Setup of alpha:
==> flow/design.v <==
module alu #(
	parameter DATA_WIDTH = 32,
	parameter INST_WIDTH = 4
)(
	input                   i_clk,
	input                   i_rst_n,
	input  [DATA_WIDTH-1:0] i_data_a,
	input  [DATA_WIDTH-1:0] i_data_b,
	input  [INST_WIDTH-1:0] i_inst,
	input                   i_valid,
	output [DATA_WIDTH-1:0] o_data,
	output                  o_overflow,
	output                  o_valid
);
	reg [DATA_WIDTH - 1:0] o_data_r, o_data_w;
	reg o_overflow_r, o_overflow_w;
	reg o_valid_r, o_valid_w;
	reg [2 * DATA_WIDTH - 1:0] o_mul_temp;
	integer i;
	assign o_data = o_data_r;
	assign o_overflow = o_overflow_r;
	assign o_valid = o_valid_r;
	always @(*) begin
		if (i_valid) begin
			case (i_inst)
				4'd0: begin
					o_data_w = i_data_a + i_data_b;
					if (i_data_a[DATA_WIDTH - 1] && i_data_b[DATA_WIDTH - 1] && ~o_data_w[DATA_WIDTH - 1]) begin
						o_overflow_w = 1;
					end
					else if (~i_data_a[DATA_WIDTH - 1] && ~i_data_b[DATA_WIDTH - 1] && o_data_w[DATA_WIDTH - 1]) begin
						o_overflow_w = 1;
					end
					else begin
						o_overflow_w = 0;
					end
					o_valid_w = 1;
				end
				4'd1: begin
					o_data_w = i_data_a - i_data_b;
					if (~i_data_a[DATA_WIDTH - 1] && i_data_b[DATA_WIDTH - 1] && o_data_w[DATA_WIDTH - 1]) begin
						o_overflow_w = 1;
					end
					else if (i_data_a[DATA_WIDTH - 1] && ~i_data_b[DATA_WIDTH - 1] && ~o_data_w[DATA_WIDTH - 1]) begin
						o_overflow_w = 1;
					end
					else begin
						o_overflow_w = 0;
					end
					o_valid_w = 1;
				end
				4'd2: begin
					o_data_w = i_data_a * i_data_b;
					if ((i_data_a[DATA_WIDTH - 1] == i_data_b[DATA_WIDTH - 1]) && o_data_w[DATA_WIDTH - 1]) begin
						o_overflow_w = 1;
					end
					else if ((i_data_a[DATA_WIDTH - 1] != i_data_b[DATA_WIDTH - 1]) && ~o_data_w[DATA_WIDTH - 1]) begin
						o_overflow_w = 1;
					end
					else begin
						o_overflow_w = 0;
					end
					o_valid_w = 1;
				end
				4'd3: begin
					if (~i_data_a[DATA_WIDTH - 1] && i_data_b[DATA_WIDTH - 1]) begin
						o_data_w = i_data_a;
					end
					else if (i_data_a[DATA_WIDTH - 1] && ~i_data_b[DATA_WIDTH - 1]) begin
						o_data_w = i_data_b;
					end
					else if (i_data_a > i_data_b) begin
						o_data_w = i_data_a;
					end
					else begin
						o_data_w = i_data_b;
					end
					o_overflow_w = 0;
					o_valid_w = 1;
				end
				4'd4: begin
					if (~i_data_a[DATA_WIDTH - 1] && i_data_b[DATA_WIDTH - 1]) begin
						o_data_w = i_data_b;
					end
					else if (i_data_a[DATA_WIDTH - 1] && ~i_data_b[DATA_WIDTH - 1]) begin
						o_data_w = i_data_a;
					end
					else if (i_data_a < i_data_b) begin
						o_data_w = i_data_a;
					end
					else begin
						o_data_w = i_data_b;
					end
					o_overflow_w = 0;
					o_valid_w = 1;
				end
				4'd5: begin
					{o_overflow_w, o_data_w} = i_data_a + i_data_b;
					o_valid_w = 1;
				end
				4'd6: begin
					o_data_w = i_data_a - i_data_b;
					if (i_data_a < i_data_b) begin
						o_overflow_w = 1;
					end
					else begin
						o_overflow_w = 0;
					end
					o_valid_w = 1;
				end
				4'd7: begin
					o_mul_temp = i_data_a * i_data_b;
					o_overflow_w = 0;
					for (i = DATA_WIDTH; i < 2 * DATA_WIDTH; i = i + 1) begin
						if (o_mul_temp[i]) begin
							o_overflow_w = 1;
						end
					end
					o_data_w = o_mul_temp[DATA_WIDTH - 1:0];
					o_valid_w = 1;
				end
				4'd8: begin
					if (i_data_a > i_data_b) begin
						o_data_w = i_data_a;
					end
					else begin
						o_data_w = i_data_b;
					end
					o_overflow_w = 0;
					o_valid_w = 1;
				end
				4'd9: begin
					if (i_data_a < i_data_b) begin
						o_data_w = i_data_a;
					end
					else begin
						o_data_w = i_data_b;
					end
					o_overflow_w = 0;
					o_valid_w = 1;
				end
				4'd10: begin
					o_data_w = i_data_a & i_data_b;
					o_overflow_w = 0;
					o_valid_w = 1;
				end
				4'd11: begin
					o_data_w = i_data_a | i_data_b;
					o_overflow_w = 0;
					o_valid_w = 1;
				end
				4'd12: begin
					o_data_w = (i_data_a & ~i_data_b) | (~i_data_a & i_data_b);
					o_overflow_w = 0;
					o_valid_w = 1;
				end
				4'd13: begin
					o_data_w = ~i_data_a;
					o_overflow_w = 0;
					o_valid_w = 1;
				end
				4'd14: begin
					for (i = 0; i < DATA_WIDTH; i = i + 1) begin
						o_data_w[i] = i_data_a[DATA_WIDTH - 1 - i];
					end
					o_overflow_w = 0;
					o_valid_w = 1;
				end
				default: begin
					o_overflow_w = 0;
					o_data_w = 0;
					o_valid_w = 1;
				end
			endcase
		end
		else begin
			o_overflow_w = 0;
			o_data_w = 0;
			o_valid_w = 0;
		end
	end
	always @(posedge i_clk or negedge i_rst_n) begin
		if (~i_rst_n) begin
			o_data_r <= 0;
			o_overflow_r <= 0;
			o_valid_r <= 0;
		end
		else begin
			o_data_r <= o_data_w;
			o_overflow_r <= o_overflow_w;
			o_valid_r <= o_valid_w;
		end
	end
endmodule
Settings: LEC_CHECK=0, CAP_MARGIN=20, CELL_PAD_IN_SITES_GLOBAL_PLACEMENT=1, CORE_MARGIN=7, CORE_UTILIZATION=22, CTS_CLUSTER_DIAMETER=33, CTS_CLUSTER_SIZE=95, GPL_TIMING_DRIVEN=0, PLACE_DENSITY_LB_ADDON=0.23, SETUP_SLACK_MARGIN=-0.61, SLEW_MARGIN=5, TNS_END_PERCENT=25; clock period 12.9 ns.
run.sh (not shown) runs the stock make flow with config.mk's settings and CLKGATE_MAP_FILE=.
alpha finished all stages; layout check result: FAIL, due to setup timing.
## Diff of input files: beta against alpha
Settings: putting CORE_ASPECT_RATIO at 1.07 where nothing was set; swapping 1 for 0 in CELL_PAD_IN_SITES_GLOBAL_PLACEMENT; putting ABC_AREA at 1 where nothing was set; swapping 0 for 1 in GPL_TIMING_DRIVEN; swapping 20 for 0 in CAP_MARGIN; swapping 5 for 10 in SLEW_MARGIN; swapping -0.61 for -0.69 in SETUP_SLACK_MARGIN; putting HOLD_SLACK_MARGIN at -0.08 where nothing was set; putting CELL_PAD_IN_SITES_DETAIL_PLACEMENT at 1 where nothing was set; swapping 22 for 64 in CORE_UTILIZATION; swapping 7 for 3 in CORE_MARGIN; swapping 33 for 342 in CTS_CLUSTER_DIAMETER; putting GPL_ROUTABILITY_DRIVEN at 0 where nothing was set.
Findings:
Higher number of instances in the synthesized netlist goes to beta over alpha.
Between beta and alpha, the post-synthesis average cell area is lower for beta.
Diff alpha -> beta: fraction of the mapped netlist area in simple logic gates rose by 4.4 points; area fraction in mux cells fell by 0.26 points; chip area from the yosys synthesis statistics rose by 0.0058 mm².
Relative to alpha, area of the die has gone down in beta.
On synthesized area, the lower figure sits with alpha, not beta.
On XOR/XNOR share of the synthesized area: beta sits below alpha.
Looking at cell count listed in synth_stat.txt, beta sits 1,790 higher than alpha does.
beta never completed; the flow aborted with a tool error in 3_5_place_dp.
Min fraction of the core area occupied by cells at floorplan across beta and alpha: alpha
Relative to beta, the following input files were edited for gamma:
Settings: changing CTS_CLUSTER_DIAMETER from 342 to 331; removing HOLD_SLACK_MARGIN (formerly -0.08); changing CORE_UTILIZATION from 64 to 22; removing CELL_PAD_IN_SITES_DETAIL_PLACEMENT (formerly 1); changing PLACE_DENSITY_LB_ADDON from 0.23 to 0.29; changing GPL_TIMING_DRIVEN from 1 to 0; changing CORE_MARGIN from 3 to 7; changing CAP_MARGIN from 0 to 20; removing GPL_ROUTABILITY_DRIVEN (formerly 0); changing SLEW_MARGIN from 10 to 5; changing CELL_PAD_IN_SITES_GLOBAL_PLACEMENT from 0 to 1; removing CORE_ASPECT_RATIO (formerly 1.07); changing SETUP_SLACK_MARGIN from -0.69 to -0.61.
==> comparison <==
Across beta and gamma, a clean result was obtained everywhere but in beta. Going from beta to gamma, synthesized cell count now sits at about the same level, die area now sits higher, initial standard-cell utilization of the core now sits lower. Summary of gamma over beta: port buffer count now sits at about the same level; number of cells in the yosys synthesis report now sits at about the same level.
[inputs] delta vs gamma
Settings: removing ABC_AREA (formerly 1); removing CTS_CLUSTER_SIZE (formerly 95); changing CORE_MARGIN from 7 to 2; removing CELL_PAD_IN_SITES_GLOBAL_PLACEMENT (formerly 1); removing PLACE_DENSITY_LB_ADDON (formerly 0.29); removing TNS_END_PERCENT (formerly 25); changing SLEW_MARGIN from 5 to 20; changing CORE_UTILIZATION from 22 to 40; removing GPL_TIMING_DRIVEN (formerly 0); removing SETUP_SLACK_MARGIN (formerly -0.61); removing CTS_CLUSTER_DIAMETER (formerly 331); changing the clock period (ns, I/O delays scaled along) from 12.9 to 12.0.
==> results <==
- The run showing the greater worst setup slack is gamma.
- Worst path arrival time down 0.72 ns in delta wrt gamma
- Relative to gamma, total nets after synthesis decreased by 22% in delta.
- The arithmetic-cell share of the synthesized area counting full adders, half adders and majority gates of delta exceeds that of gamma by 7.1 points.
